== job 9311 ==
// lidar_system_top
module lidar_system_top (
    input  wire clk,
    input  wire rst,
    input  wire rx,      
    output wire tx,      
    output wire [15:0] dbg_max_idx,
    output wire [15:0] dbg_min_idx,
    output wire [15:0] dbg_max_dist,
    output wire [15:0] dbg_min_dist,
    output wire [15:0] dbg_obs_alert,
    output wire [15:0] dbg_max_angle,
    output wire [15:0] dbg_min_angle,
    output wire        dbg_angle_done
);
Size: about 6300 cells after synthesis, ~450 flip-flops.
make LEC_CHECK=0 CAP_MARGIN=40 CORE_ASPECT_RATIO=0.69 CORE_MARGIN=2 CORE_UTILIZATION=72 GPL_ROUTABILITY_DRIVEN=0 GPL_TIMING_DRIVEN=1 HOLD_SLACK_MARGIN=-0.1 PLACE_DENSITY_LB_ADDON=0.1 SLEW_MARGIN=20 TNS_END_PERCENT=5 finish   # period 6.78 ns
run.sh (not shown) runs the stock make flow with config.mk's settings and CLKGATE_MAP_FILE=.
The layout from job 9311, despite a flow that completed every stage, fails the layout checks, with the failing checks listed as negative setup slack.
Input changes introduced in job 293 (baseline for comparison: job 9311):
- removing PLACE_DENSITY_LB_ADDON (formerly 0.1)
- setting CTS_CLUSTER_DIAMETER to 25 for the first time
- setting SETUP_SLACK_MARGIN to 1.29 for the first time
- setting PLACE_DENSITY to 0.64 for the first time
- changing the clock period (ns, I/O delays scaled along) from 6.78 to 6.45
--- outcome ---
The layout from job 293, despite a flow that completed every stage, fails the layout checks, with the failing checks listed as negative setup slack.
The run showing the smaller net switching fraction of the power is job 9311.
When the final numbers for job 293 and job 9311 were put side by side, the count of antenna diodes in the layout turned out to be greater in job 9311.
Post-route clock period utilization was lower in the run labelled job 9311.
In the reports for job 293 and job 9311, the smaller overall fraction of global-route tracks in use belongs to job 293.
Changes in job 3251 relative to job 293:
- a deleted CORE_ASPECT_RATIO that had been 0.69
- a change of PLACE_DENSITY from 0.64 to 0.6
- a deleted GPL_TIMING_DRIVEN that had been 1
- a deleted HOLD_SLACK_MARGIN that had been -0.1
- a deleted SETUP_SLACK_MARGIN that had been 1.29
- a change of CAP_MARGIN from 40 to 20
- a change of CORE_UTILIZATION from 72 to 40
- a deleted GPL_ROUTABILITY_DRIVEN that had been 0
- a deleted CTS_CLUSTER_DIAMETER that had been 25
- a deleted TNS_END_PERCENT that had been 5
- a change of the clock period (ns, I/O delays scaled along) from 6.45 to 10.0
### Flow results
When job 3251 is set beside job 293, its number of signal-net buffers in the layout turns out to be about 70% smaller. Summary of job 3251 over job 293: upper clock frequency limit fell 11%, post-layout instance area fell 0.0061 mm2, global-route met3 utilization fell 14 points. A group with the largest share of power of clock is what job 293 shows, while registers belongs to job 3251. Job 293 vs job 3251, top layer used by detailed routing: met5 vs met4. Job 3251 completed every stage of the flow, and the final layout passed the timing, DRC and antenna checks. Note that the routed wire length recorded for job 293 amounts to 1.09 times the value seen in job 3251.
What job 6319 does differently from job 3251 at the input level:
- PLACE_DENSITY changed from 0.6 to 0.36
- CORE_UTILIZATION changed from 40 to 72
- the clock period (ns, I/O delays scaled along) changed from 10.0 to 10.5
[summary]
When job 6319 is measured against job 3251, its worst voltage drop across the vdd grid turns out about 35% lower. Going from job 3251 to job 6319, chip height shrank by more than a quarter. Job 6319 vs. job 3251: logic share of the area higher, synthesized flop and latch total roughly the same. Looking at clock share of power, job 6319 sits 1.4 points above job 3251. Cmp job 6319 and job 3251 / total wire length after detailed routing / lower: job 6319. Relative to job 3251, the final cell count of job 6319 is lower by 10%.

---

Starting RTL as in the previous note.
## lidar_system_top
module lidar_system_top (
    input  wire clk,
    input  wire rst,
    input  wire rx,      
    output wire tx,      
    output wire [15:0] dbg_max_idx,
    output wire [15:0] dbg_min_idx,
    output wire [15:0] dbg_max_dist,
    output wire [15:0] dbg_min_dist,
    output wire [15:0] dbg_obs_alert,
    output wire [15:0] dbg_max_angle,
    output wire [15:0] dbg_min_angle,
    output wire        dbg_angle_done
);
    wire [7:0] rx_data;
    wire       rx_valid;
    RxD u_rxd (
        .clk(clk),
        .rx(rx),
        .rst(rst),
        .data(rx_data),
        .data_valid(rx_valid)
    );
    wire [15:0] max_idx, min_idx, max_dist, min_dist, obs_alert;
    wire [15:0] max_angle, min_angle;
    wire        angle_done;
    distance_process u_dp (
        .clk(clk),
        .rst(rst),
        .data_in(rx_data),
        .data_valid(rx_valid),
        .max_idx(max_idx),
        .min_idx(min_idx),
        .max_dist(max_dist),
        .min_dist(min_dist),
        .obs_alert(obs_alert),
        .max_angle(max_angle),
        .min_angle(min_angle),
        .angle_done(angle_done)
    );
    reg [7:0] tx_data;               
    reg       tx_send;               
    wire      tx_busy;               
    reg [31:0] tx_packet;            
    TxD u_txd (
        .clk(clk),
        .rst(rst),
        .data(tx_data),
        .send(tx_send),
        .tx(tx),
        .busy(tx_busy)
    );
    localparam TX_IDLE  = 3'd0;  
  ...
make LEC_CHECK=0 ABC_AREA=1 CAP_MARGIN=20 CELL_PAD_IN_SITES_DETAIL_PLACEMENT=1 CORE_MARGIN=10 CORE_UTILIZATION=50 GPL_ROUTABILITY_DRIVEN=0 MIN_ROUTING_LAYER=met2 PLACE_DENSITY=0.63 SETUP_SLACK_MARGIN=2.55 SLEW_MARGIN=20 finish   # period 10.0 ns
The baseline aborted during global routing (GRT-0116).
Rerun with:
- ABC_AREA: 1 -> not set
- CELL_PAD_IN_SITES_DETAIL_PLACEMENT: 1 -> not set
- CORE_MARGIN: 10 -> 2
- CORE_UTILIZATION: 50 -> 57
- GPL_ROUTABILITY_DRIVEN: 0 -> not set
- MIN_ROUTING_LAYER: met2 -> not set
- PLACE_DENSITY: 0.63 -> 0.6
- SETUP_SLACK_MARGIN: 2.55 -> not set
- clock period: 10.0 -> 6.01 ns (I/O delays scaled with it)
Result: The changed run ran to the end with violations: negative setup slack. Synthesized area went down by 0.65%. Die size went down by 21%. Synthesized cell count shrinks by 14%.
Rerun with:
- CORE_UTILIZATION: 57 -> 72
- PLACE_DENSITY: 0.6 -> not set
- PLACE_DENSITY_LB_ADDON: not set -> 0.25
- clock period: 6.01 -> 7.86 ns (I/O delays scaled with it)
The changed run ran to the end with violations: negative setup slack.
Worst hold slack degrades by 0.017 ns.
Total power shrinks by about 27%.
Final cell count fell by about 5%.
Core utilization grows by 16 points.
Clock-buffer cell count goes down by 7.
Worst setup slack improves by 1.2 ns.
Clock power decreases by 31%.
Cell area shrinks by about 2.6%.
Synthesized area is unchanged.
Global-route usage goes up by 12 points.
Rerun with:
- ABC_AREA: not set -> 1
- CTS_CLUSTER_DIAMETER: not set -> 252
- PLACE_DENSITY: not set -> 0.41
- PLACE_DENSITY_LB_ADDON: 0.25 -> not set
- clock period: 7.86 -> 6.58 ns (I/O delays scaled with it)
The new run reached the layout checks and failed them: negative setup slack; count of clock-buffer cells in the layout increases by 4; design area increases by 0.59%; clock power increases by 25%; worst setup slack improves by 0.14 ns; final cell count increases by 14%; power increases by 23%; first-iteration DRC count increases by 15%; clock skew increases by 0.029 ns.
Power figures rest on the tool's default switching activity, not on a simulated workload.
